## 07-12
// CPU
module CPU(clk, rst, memoryData, memoryAddress, dataOut, readSignal, writeSignal, AC);
clock: 21.5 ns
lec_check: 0
cap_margin: 20
core_margin: 2
core_utilization: 59
slew_margin: 20
run.sh (not shown) runs the stock make flow with config.mk's settings and CLKGATE_MAP_FILE=.
Stage in which a tool error killed 07-12: 5_1_grt.
Input changes introduced in 12-06 (baseline for comparison: 07-12):
# 07-12
export LEC_CHECK = 0
export CAP_MARGIN = 20
export CORE_MARGIN = 2
export CORE_UTILIZATION = 59
export SLEW_MARGIN = 20
create_clock -name core_clock -period 21.5 [get_ports {clk}]
# 12-06
export LEC_CHECK = 0
export CAP_MARGIN = 20
export CORE_MARGIN = 2
export CORE_UTILIZATION = 40
export PLACE_DENSITY = 0.6
export SLEW_MARGIN = 20
create_clock -name core_clock -period 38.3 [get_ports {clk}]
## What came out
In summary, 12-06 completed successfully, with a layout that passed the timing, design-rule and antenna checks. Relative to 07-12, die span in x increased by 39 um in 12-06. Re instance count of the mapped netlist: no difference whatsoever between 12-06 and 07-12. In terms of post-synthesis simple-gate area fraction, 12-06 and 07-12 differ only marginally. In the tables for 12-06 and 07-12, height of the chip reads lower with 07-12. Area of the chip delta (12-06 − 07-12): unfavourable. [12-06] weighted congestion reported at the end of routability-driven placement fell about 5% relative to 07-12. Comparing 12-06 and 07-12, minimum setup slack after placement is higher on 12-06.

---

CPU again, from the RTL that the note above started with.
Settings: LEC_CHECK=0, CAP_MARGIN=20, CORE_ASPECT_RATIO=0.74, CORE_MARGIN=2, CORE_UTILIZATION=40, GPL_TIMING_DRIVEN=1, PLACE_DENSITY=0.6, SLEW_MARGIN=15; clock period 42.0 ns.
The baseline completed without violations.
Edit:
- CELL_PAD_IN_SITES_DETAIL_PLACEMENT: default -> 2
- CORE_ASPECT_RATIO: 0.74 -> default
- GPL_TIMING_DRIVEN: 1 -> default
- PLACE_DENSITY: 0.6 -> default
- SLEW_MARGIN: 15 -> 20
- TNS_END_PERCENT: default -> 95
After rerunning:
- With this change the flow ran to the end with violations: capacitance limit, slew limit, setup timing
- via count goes up by 24%
- synthesized cell count is unchanged
- routed wire length goes up by 77%
- sequential power stays flat
Edit:
- CELL_PAD_IN_SITES_DETAIL_PLACEMENT: 2 -> default
- PLACE_DENSITY: default -> 0.6
- TNS_END_PERCENT: 95 -> default
Now the flow passed the timing, design-rule and antenna checks.
Area after synthesis is unchanged.
Clock power drops by a little under a tenth.
Sequential power barely changes.
Fmax climbs by roughly a tenth.
Final area drops slightly.
Edit:
- CORE_UTILIZATION: 40 -> 68
- CTS_CLUSTER_DIAMETER: default -> 188
- CTS_CLUSTER_SIZE: default -> 94
Clock-buffer cell count went up by 4.
Worst setup slack gets better by 870 ps.
Utilization grows by 30 points.
Hold slack gets worse by 4.3 ps.
Sequential cell count does not change.
Routed wire length decreases by a few percent.
Final area drops slightly.
Register-to-register slack is better by 870 ps.

---

P:
Starting RTL as in the previous note.
Settings: LEC_CHECK=0, CAP_MARGIN=20, CORE_ASPECT_RATIO=0.97, CORE_MARGIN=2, CORE_UTILIZATION=40, GPL_TIMING_DRIVEN=0, PLACE_DENSITY=0.6, SLEW_MARGIN=20; clock period 42.0 ns.
--- input diff P..Q ---
- changing CORE_UTILIZATION from 40 to 41
- setting CELL_PAD_IN_SITES_GLOBAL_PLACEMENT to 2 for the first time
- setting CTS_CLUSTER_DIAMETER to 188 for the first time
- removing GPL_TIMING_DRIVEN (formerly 0)
- removing CORE_ASPECT_RATIO (formerly 0.97)
- setting CTS_CLUSTER_SIZE to 99 for the first time
- setting ABC_AREA to 0 for the first time
Results
Q vs P, weighted congestion reported at the end of routability-driven placement went down by about 2.5%.
[compare] base=P new=Q: met2 track demand over resource rose by 5.6 points; clock period minus final worst setup slack went down 1990 ps; design area went down; data required time at the worst endpoint has decreased.
Q vs P, start point of the critical path: MBR[1] vs MBR[0]
Inputs modified between Q and R:
- CAP_MARGIN: 20 -> 0
- PLACE_DENSITY: 0.6 -> unset
- CORE_UTILIZATION: 41 -> 40
- CELL_PAD_IN_SITES_DETAIL_PLACEMENT: unset -> 1
- GPL_ROUTABILITY_DRIVEN: unset -> 0
- GPL_TIMING_DRIVEN: unset -> 1
- CORE_ASPECT_RATIO: unset -> 1.32
- MIN_ROUTING_LAYER: unset -> met1
- CTS_CLUSTER_DIAMETER: 188 -> unset
- CTS_CLUSTER_SIZE: 99 -> 34
- CELL_PAD_IN_SITES_GLOBAL_PLACEMENT: 2 -> 3
- TNS_END_PERCENT: unset -> 95
Notes after the runs:
R did not stop at any stage, and its layout met the timing, design-rule and antenna checks.
Looking at proportion of total power due to net switching across R and Q, the one that comes out higher is R.
[compare] base=Q new=R: worst hold slack after final layout climbed 8.3 ps, number of non-clock buffers dropped 2, tally of max-capacitance violations barely changed.
Changes observed in R relative to Q: part of the power in the clock network went down by 0.4 points; total power density per cell area went down by 0.053 nW/um^2; horizontal die dimension went down by 26 um; signed area change from the synthesized netlist to the final layout went down by 0.23 points; non-filler instance count after layout was more or less identical.
Per the comparison of R with Q, combinational share of power now sits higher; area of all placed cells without fillers shows no meaningful change.
> inputs changed (R -> S)
- PLACE_DENSITY now 0.6, previously not set
- TNS_END_PERCENT now 15, was 95
- CTS_CLUSTER_SIZE now 98, was 34
- MIN_ROUTING_LAYER no longer set, was met1
- ABC_AREA no longer set, was 0
- CELL_PAD_IN_SITES_DETAIL_PLACEMENT no longer set, was 1
- CELL_PAD_IN_SITES_GLOBAL_PLACEMENT no longer set, was 3
- CORE_ASPECT_RATIO no longer set, was 1.32
- CTS_CLUSTER_DIAMETER now 245, previously not set
- GPL_TIMING_DRIVEN no longer set, was 1
- GPL_ROUTABILITY_DRIVEN no longer set, was 0
- CAP_MARGIN now 20, was 0
==> comparison <==
On area after synthesis, R and S are basically level. Against R, S comes in about 15% lower on wire length. Diff R -> S | detailed-route wire length per cell | decrease of about 15%. Measured against each other, R and S differ in via density per instance, the lower figure coming from S.
Power and IR drop assume default switching activity.
